==> 02-20: inputs <==
==> flow/design.v <==
module fpadd (
    clk, reset, start,
    a, b,
    sum, 
    done
);
    input clk, reset, start;
    input [31:0] a, b;
    output [31:0] sum;
    output done;
    reg sign_a, sign_b, sign_r;
    reg [7:0] exp_a, exp_b, exp_r;
	reg [25:0] mant_a, mant_b;
    reg [25:0] mant_r;
	reg [31:0] sum;  
	reg done;
    reg [23:0] mant_sum;
    parameter IDLE = 3'b000;
    parameter SIGN = 3'b001;
    parameter SHIFT = 3'b010;
    parameter ADD = 3'b011;
	parameter RESSIGN = 3'b100;
    parameter NORM = 3'b101;
    parameter SEARCH = 3'b110;
	parameter FIN = 3'b111;
    reg[2:0] pres_state;
	always @(posedge clk) begin
	    if(reset) begin
			exp_a <= 0; exp_b <= 0; exp_r <= 0;
			mant_a <= 0; mant_b <= 0; mant_r <= 0;
			sign_a <= 0; sign_b <= 0; sign_r <= 0;
			done <= 0; sum <= 0; mant_sum <= 0;
    	end
    	else if(start) begin
	    	sign_a <= a[31];
	    	sign_b <= b[31];
			exp_a <= a[30:23];
			exp_b <= b[30:23];
			mant_a <= {3'b001, a[22:0]};  
			mant_b <= {3'b001, b[22:0]};  
	    	done <= 0;
	    	pres_state <= IDLE;
	    end
	    else begin
	    	case(pres_state)
			IDLE:  
	    	begin
		    	if ((exp_a == 8'b0) && (mant_a[22:0] == 22'b0 && mant_a[23] == 1'b1)) begin
					sum <= {sign_b, exp_b, mant_b[22:0]};
					done <= 1;
					pres_state <= FIN;
		    	end
	    		else if ((exp_b == 8'b0) && (mant_b[22:0] == 22'b0 && mant_b[23] == 1'b1)) begin
					sum <= {sign_a, exp_a, mant_a[22:0]};
					done <= 1;
					pres_state <= FIN;
		    	end
				else if (exp_a == 8'b11111111) begin
					sum <= {sign_a, exp_a, mant_a[22:0]};
					done <= 1;
					pres_state <= FIN;
				end
				else if (exp_b == 8'b11111111) begin
					sum <= {sign_b, exp_b, mant_b[22:0]};
					done <= 1;
					pres_state <= FIN;
				end
				else begin
					pres_state <= SIGN;
				end
			end	
			SIGN:  
			begin
				if (sign_a) begin
					mant_a <= ~mant_a + 1;
				end	
				if (sign_b) begin
					mant_b <= ~mant_b + 1;
				end	
				pres_state <= SHIFT;
			end
			SHIFT:  
			begin
				if(exp_a > exp_b) begin
					mant_b <= {sign_b, mant_b[25:1]};  
					exp_b <= exp_b + 1;
					exp_r <= exp_a;
				end
				else if(exp_a < exp_b) begin
					mant_a <= {sign_a, mant_a[25:1]};  
					exp_a <= exp_a + 1;
					exp_r <= exp_b;
				end
				else
					exp_r <= exp_a;
				pres_state <= (exp_a == exp_b) ? ADD : pres_state;
			end
			ADD:  
			begin
				mant_r <= mant_a + mant_b;
				pres_state <= RESSIGN;
			end
			RESSIGN:  
			begin
				if (mant_r[25] == 1) begin
					sign_r <= 1;
					mant_r <= -mant_r;
				end else begin
					sign_r <= 0;
				end
				pres_state <= NORM;
			end
			NORM:  
			begin
				if (mant_r == 0) begin
					exp_r <= 0;
					pres_state <= FIN;
				end else if ((mant_r[24] == 0) && (mant_r[23] == 1)) begin
					pres_state <= FIN;
				end else if (mant_r[24] == 1) begin
					mant_r <= mant_r >> 1;
					exp_r  <= exp_r + 1;
					pres_state <= FIN;
				end else
					pres_state <= SEARCH;
			end
			SEARCH:  
			begin
				if(mant_r[23] != 1) begin
					mant_r <= mant_r << 1;
					exp_r  <= exp_r - 1;
					pres_state <= SEARCH;
				end else
					pres_state <= FIN;
			end
			FIN:
			begin
				if (!done) begin
					sum <= {sign_r, exp_r, {mant_r[22:0]}};
					done <= 1;
				end
			end
			endcase
	    end
	end
endmodule
==> flow/run.sh <==
#!/bin/bash
# the make line also repeats each setting of config.mk as NAME=value (left out here)
make -C /OpenROAD-flow-scripts/flow DESIGN_CONFIG=/design/flow/config.mk WORK_HOME=/design/flow/orfs CLKGATE_MAP_FILE= finish
==> flow/config.mk <==
export PLATFORM = sky130hd
export DESIGN_NAME = fpadd
export DESIGN_NICKNAME = fpadd
export VERILOG_FILES = /design/flow/design.v
export SDC_FILE = /design/flow/constraint.sdc
export NUM_CORES = 4
export LEC_CHECK = 0
export ABC_AREA = 1
export CAP_MARGIN = 40
export CELL_PAD_IN_SITES_DETAIL_PLACEMENT = 2
export CORE_MARGIN = 5
export CORE_UTILIZATION = 40
export CTS_CLUSTER_DIAMETER = 334
export GPL_ROUTABILITY_DRIVEN = 0
export GPL_TIMING_DRIVEN = 0
export MAX_ROUTING_LAYER = met5
export SLEW_MARGIN = 20
==> flow/constraint.sdc <==
create_clock -name core_clock -period 2.69 [get_ports {clk}]
set_input_delay 0.5380 -clock core_clock [delete_from_list [all_inputs] [get_ports {clk}]]
set_output_delay 0.5380 -clock core_clock [all_outputs]
set_load 0.01 [all_outputs]
==> inputs of 10-09, as changes to 02-20 <==
==> flow/config.mk (replaced) <==
export PLATFORM = sky130hd
export DESIGN_NAME = fpadd
export DESIGN_NICKNAME = fpadd
export VERILOG_FILES = /design/flow/design.v
export SDC_FILE = /design/flow/constraint.sdc
export NUM_CORES = 4
export LEC_CHECK = 0
export CAP_MARGIN = 20
export CORE_MARGIN = 2
export CORE_UTILIZATION = 21
export SLEW_MARGIN = 20
==> flow/constraint.sdc (replaced) <==
create_clock -name core_clock -period 5.2 [get_ports {clk}]
set_input_delay 1.0400 -clock core_clock [delete_from_list [all_inputs] [get_ports {clk}]]
set_output_delay 1.0400 -clock core_clock [all_outputs]
set_load 0.01 [all_outputs]
==> results <==
item                                                                                02-20                    10-09
Status                                                             stopped before the end  complete, no violations
Stage where the flow stopped                                                 3_5_place_dp                        -
Total cell area reported by yosys after synthesis                              0.0121 mm2               0.0109 mm2
And-or/or-and share of the synthesized area                                         18.7%                    32.2%
Core Rows                                                                              63                       83
Floorplan die width                                                                184 um                   232 um
Adder and majority cell fraction of the synthesized area                            4.51%                    4.99%
Mapped Nets                                                                          2177                     1582
XOR/XNOR share of the synthesized area                                              2.82%                    3.92%
Number of cells produced by synthesis                                                2067                     1472
Chip area                                                                      0.0338 mm2               0.0539 mm2
Area of the core region                                                        0.0297 mm2               0.0514 mm2
Die y size                                                                         184 um                   232 um
Netlist area before placement                                                  0.0121 mm2               0.0109 mm2
Area fraction in and, or, nand and nor cells                                        39.2%                    22.6%
Number of standard cells reported by yosys                                           2067                     1472
Multiplexer share                                                                      0%                    2.27%
Seq/Total Area, Yosys                                                               24.3%                    26.8%
Post-Synthesis Mean Instance Area                                                5.85 um2                 7.43 um2
Most repeated cell in the gate-level netlist after synthesis                      nand2_1                  dfxtp_1
Share of the core filled by cells before placement                                  40.7%                    21.3%
Unique masters post-synth                                                              49                       78
Fraction of synthesized cell area taken by the top area cell type                   24.0%                    26.5%
